==> inputs of juniper <==
==> flow/design.v (excerpt) <==
module WorkingFinal(input clk, input reset, input wire[15:0] mem_rdata, output wire[15:0] mem_addr, output wire[15:0] mem_wdata, output wire mem_we, output wire halt);
	wire[15:0] MemOut, IRout, AluOutLo, AluOutHi, ALUInA, ALUInB, ALUInC, PCin, PCout, MemAddr, OutBusB, DMRout, RegWD1;
	wire ccpcwrite, ccirwrite, ccA, ccB, ccw1;
	wire[2:0] ccC, RFinB, curstate;
	wire[3:0] opcodereg, ccaluop;
	wire[15:0] LOout,Bout, RegWD2,OutBusA,OutBusC,Aout,Cout,PCSrcIn1,AluSrcCIn1,AluSrcCIn2,AluSrcCIn3,AluSrcCIn4;
	wire wNZ, wire1, PCwrite1,ccw2,ccpcwritecond,cciord,ccmemread,ccmemwrite,ccpcinit;
	wire[1:0] ccpcsource,ccmemtoreg;
	ctrlckt  cc (clk,reset,IRout[15:12],ccw1,ccw2,ccpcwritecond,ccpcwrite,cciord,ccmemread,ccmemwrite,ccmemtoreg,ccirwrite,ccA,ccB,ccC,ccpcsource,ccaluop,ccpcinit,opcodereg,curstate);
	and(wire1,ccpcwritecond,wNZ);
	or(PCwrite1,wire1,ccpcwrite);
	Register PC (PCin,16'd0,PCout,PCwrite1,ccpcinit,clk);
	Mux2to1 IorD (cciord,PCout,LOout,MemAddr);
	assign mem_addr = MemAddr;
	assign mem_wdata = Bout;
	assign mem_we = ccmemwrite;
	assign MemOut = mem_rdata;
	assign halt = (curstate == 3'b010) && (IRout[15:13] == 3'b111);
	IRlt ir1(clk,MemOut,ccirwrite,IRout);
	Register DMR(MemOut,16'd0,DMRout,1'b1,1'b0,clk);
	Mux4to1 MemToReg(ccmemtoreg,DMRout,LOout,PCout,16'd1,RegWD1);
	Mux4to1_3bit m4to13bit (IRout[5:3],IRout[11:9],IRout[15:14],RFinB);
	RegFile rfile1 (IRout[8:6],RFinB,IRout[2:0],IRout[11:9],RegWD1,RegWD2,OutBusA,OutBusB,OutBusC,ccw1,ccw2,clk);
	Register RegAluSrcA(OutBusA,16'd0,Aout,1'b1,1'b0,clk);
  ...
Settings: LEC_CHECK=0, CAP_MARGIN=20, CORE_MARGIN=2, CORE_UTILIZATION=50, HOLD_SLACK_MARGIN=0.3, SETUP_SLACK_MARGIN=4.5, SLEW_MARGIN=20; clock period 16.1 ns.
run.sh (not shown) runs the stock make flow with config.mk's settings and CLKGATE_MAP_FILE=.
==> cedar (differences from juniper) <==
--- a/flow/config.mk
+++ b/flow/config.mk
@@ -8,6 +8,6 @@
 export CAP_MARGIN = 20
 export CORE_MARGIN = 2
-export CORE_UTILIZATION = 50
-export HOLD_SLACK_MARGIN = 0.3
-export SETUP_SLACK_MARGIN = 4.5
+export CORE_UTILIZATION = 58
+export SETUP_SLACK_MARGIN = 5.0
 export SLEW_MARGIN = 20
+export TNS_END_PERCENT = 5
==> flow/constraint.sdc (replaced) <==
create_clock -name core_clock -period 30.0 [get_ports {clk}]
set_input_delay 6.0000 -clock core_clock [delete_from_list [all_inputs] [get_ports {clk}]]
set_output_delay 6.0000 -clock core_clock [all_outputs]
set_load 0.01 [all_outputs]
==> harbor (differences from juniper) <==
--- a/flow/config.mk
+++ b/flow/config.mk
@@ -8,6 +8,4 @@
 export CAP_MARGIN = 20
 export CORE_MARGIN = 2
-export CORE_UTILIZATION = 50
-export HOLD_SLACK_MARGIN = 0.3
-export SETUP_SLACK_MARGIN = 4.5
+export CORE_UTILIZATION = 40
 export SLEW_MARGIN = 20
==> flow/constraint.sdc (replaced) <==
create_clock -name core_clock -period 36.0 [get_ports {clk}]
set_input_delay 7.2000 -clock core_clock [delete_from_list [all_inputs] [get_ports {clk}]]
set_output_delay 7.2000 -clock core_clock [all_outputs]
set_load 0.01 [all_outputs]
==> comparison table <==
                                                            harbor           cedar                   juniper
Run status                                           finished clean  finished clean  finished with violations
Layout check failures                                             -               -              setup timing
Buffers inserted during post-CTS setup optimization               0             166                         7
Iter 0 DRT Violations                                          2880            4859                      3791
Post-Route Skew                                          0.01777 ns      0.01284 ns                0.01977 ns
Levels on crit path                                             119             135                       126
Layout buffer count excluding clock buffers                     115             367                       767
Die Span X                                                 247.7 um        206.4 um                  222.0 um
Multi-input gate count                                         2465            2466                      2466
Number of nets in the final layout                             3198            3450                      3847
Final Routed Wirelength                                    99.94 mm        107.7 mm                  110.1 mm
Syn-to-layout area delta                                     9.171%          25.94%                    38.89%


==> inputs of indigo <==
Starting RTL as in the previous note.
clock: 9.84 ns
lec_check: 0
abc_area: 1
cap_margin: 20
core_margin: 2
core_utilization: 72
cts_cluster_diameter: 398
cts_cluster_size: 95
place_density_lb_addon: 0.01
setup_slack_margin: 1.81
slew_margin: 20
tns_end_percent: 5
==> ember (differences from indigo) <==
- CORE_UTILIZATION: 72 -> 58
- CTS_CLUSTER_DIAMETER: 398 -> not set
- CTS_CLUSTER_SIZE: 95 -> not set
- HOLD_SLACK_MARGIN: not set -> -0.08
- PLACE_DENSITY_LB_ADDON: 0.01 -> not set
- SETUP_SLACK_MARGIN: 1.81 -> not set
- TNS_END_PERCENT: 5 -> not set
==> flow/constraint.sdc (replaced) <==
create_clock -name core_clock -period 16.4 [get_ports {clk}]
set_input_delay 3.2800 -clock core_clock [delete_from_list [all_inputs] [get_ports {clk}]]
set_output_delay 3.2800 -clock core_clock [all_outputs]
set_load 0.01 [all_outputs]
==> sierra (differences from indigo) <==
- ABC_AREA: 1 -> not set
- CORE_UTILIZATION: 72 -> 61
- CTS_CLUSTER_DIAMETER: 398 -> not set
- CTS_CLUSTER_SIZE: 95 -> not set
- HOLD_SLACK_MARGIN: not set -> 0.3
- PLACE_DENSITY_LB_ADDON: 0.01 -> not set
- SETUP_SLACK_MARGIN: 1.81 -> -1.28
- TNS_END_PERCENT: 5 -> not set
==> flow/constraint.sdc (replaced) <==
create_clock -name core_clock -period 24.3 [get_ports {clk}]
set_input_delay 4.8600 -clock core_clock [delete_from_list [all_inputs] [get_ports {clk}]]
set_output_delay 4.8600 -clock core_clock [all_outputs]
set_load 0.01 [all_outputs]
==> deck_impl_summary.md <==
Physical Implementation Snapshot

Logic synthesis
  • Fraction of the mapped netlist area in simple logic gates: approximately 28%
  • Mapped Area: between 20,000 and 25,000 µm²
  • Fa+ha+maj area frac: approximately an eighth
  • XOR Share, Synth: under 10%
  • Cells after Synth: about 3,300
  • Multiplexer share: less than 1%
  • Yosys top cell by area: nand2_1
  • Post-Syn Nets: roughly 3,600
  • Dominant comb cell: simple AND/OR/NAND/NOR gates
  • Top post-synthesis cells by count: nand2_1 (789), inv_1 (462), o21ai_0 (322)

Floorplan
  • # rows: 72
  • Core area: 38,600 µm²
  • Die ar.: 40,600 µm²

Outcome
  • Outcome: did not finish
  • First error: [ERROR GRT-0232] Routing congestion too high. Check the congestion heatmap in the GUI.
  • Failed at: global routing (5_1_grt)

Global route
  • Grt ovf: approximately 1,600

Placement
  • DP Area: around 28,000 µm²
  • Worst slack, placed: -10.43 ns
Source of the figures above: ember

==> deck_impl_summary.md <==
Physical Implementation Snapshot

Outcome
  • Outcome: did not finish
  • Failed at: global routing (5_1_grt)
  • First error: [ERROR GRT-0116] Global routing finished with congestion. Check the congestion regions in the DRC Viewer.

Logic synthesis
  • Mapped Area: between 20,000 and 25,000 µm²
  • Fraction of the mapped netlist area in simple logic gates: between 20% and 30%

Floorplan
  • # rows: between 60 and 70
  • Die ar.: approximately 33,000 µm²

Placement
  • DP Area: approximately 27,000 µm²
  • Worst slack, placed: -17.24 ns

Global route
  • Grt ovf: about 170
Source of the figures above: indigo

==> deck_impl_summary.md <==
Implementation Results

Outcome
  • Outcome: finished with violations
  • SO Viols: negative setup slack

Placement
  • Worst slack, placed: -2.53 ns
  • DP Area: roughly 29,000 µm²

Logic synthesis
  • Yosys top cell by area: edfxtp_1
  • Dominant comb cell: AND-OR/OR-AND gates
  • Mapped Area: around 24,000 µm²
  • Post-Syn Nets: approximately 3,200
  • Top post-synthesis cells by count: a21oi_1 (288), nor2_1 (280), nand2_1 (272)

Floorplan
  • Core area: roughly 39,000 µm²
  • # rows: a little over 70
  • Die ar.: slightly above 40,000 µm²

Global route
  • Grt ovf: 0

Final timing
  • Final setup vio count: 20
  • Final setup margin: -2.36 ns
Source of the figures above: sierra

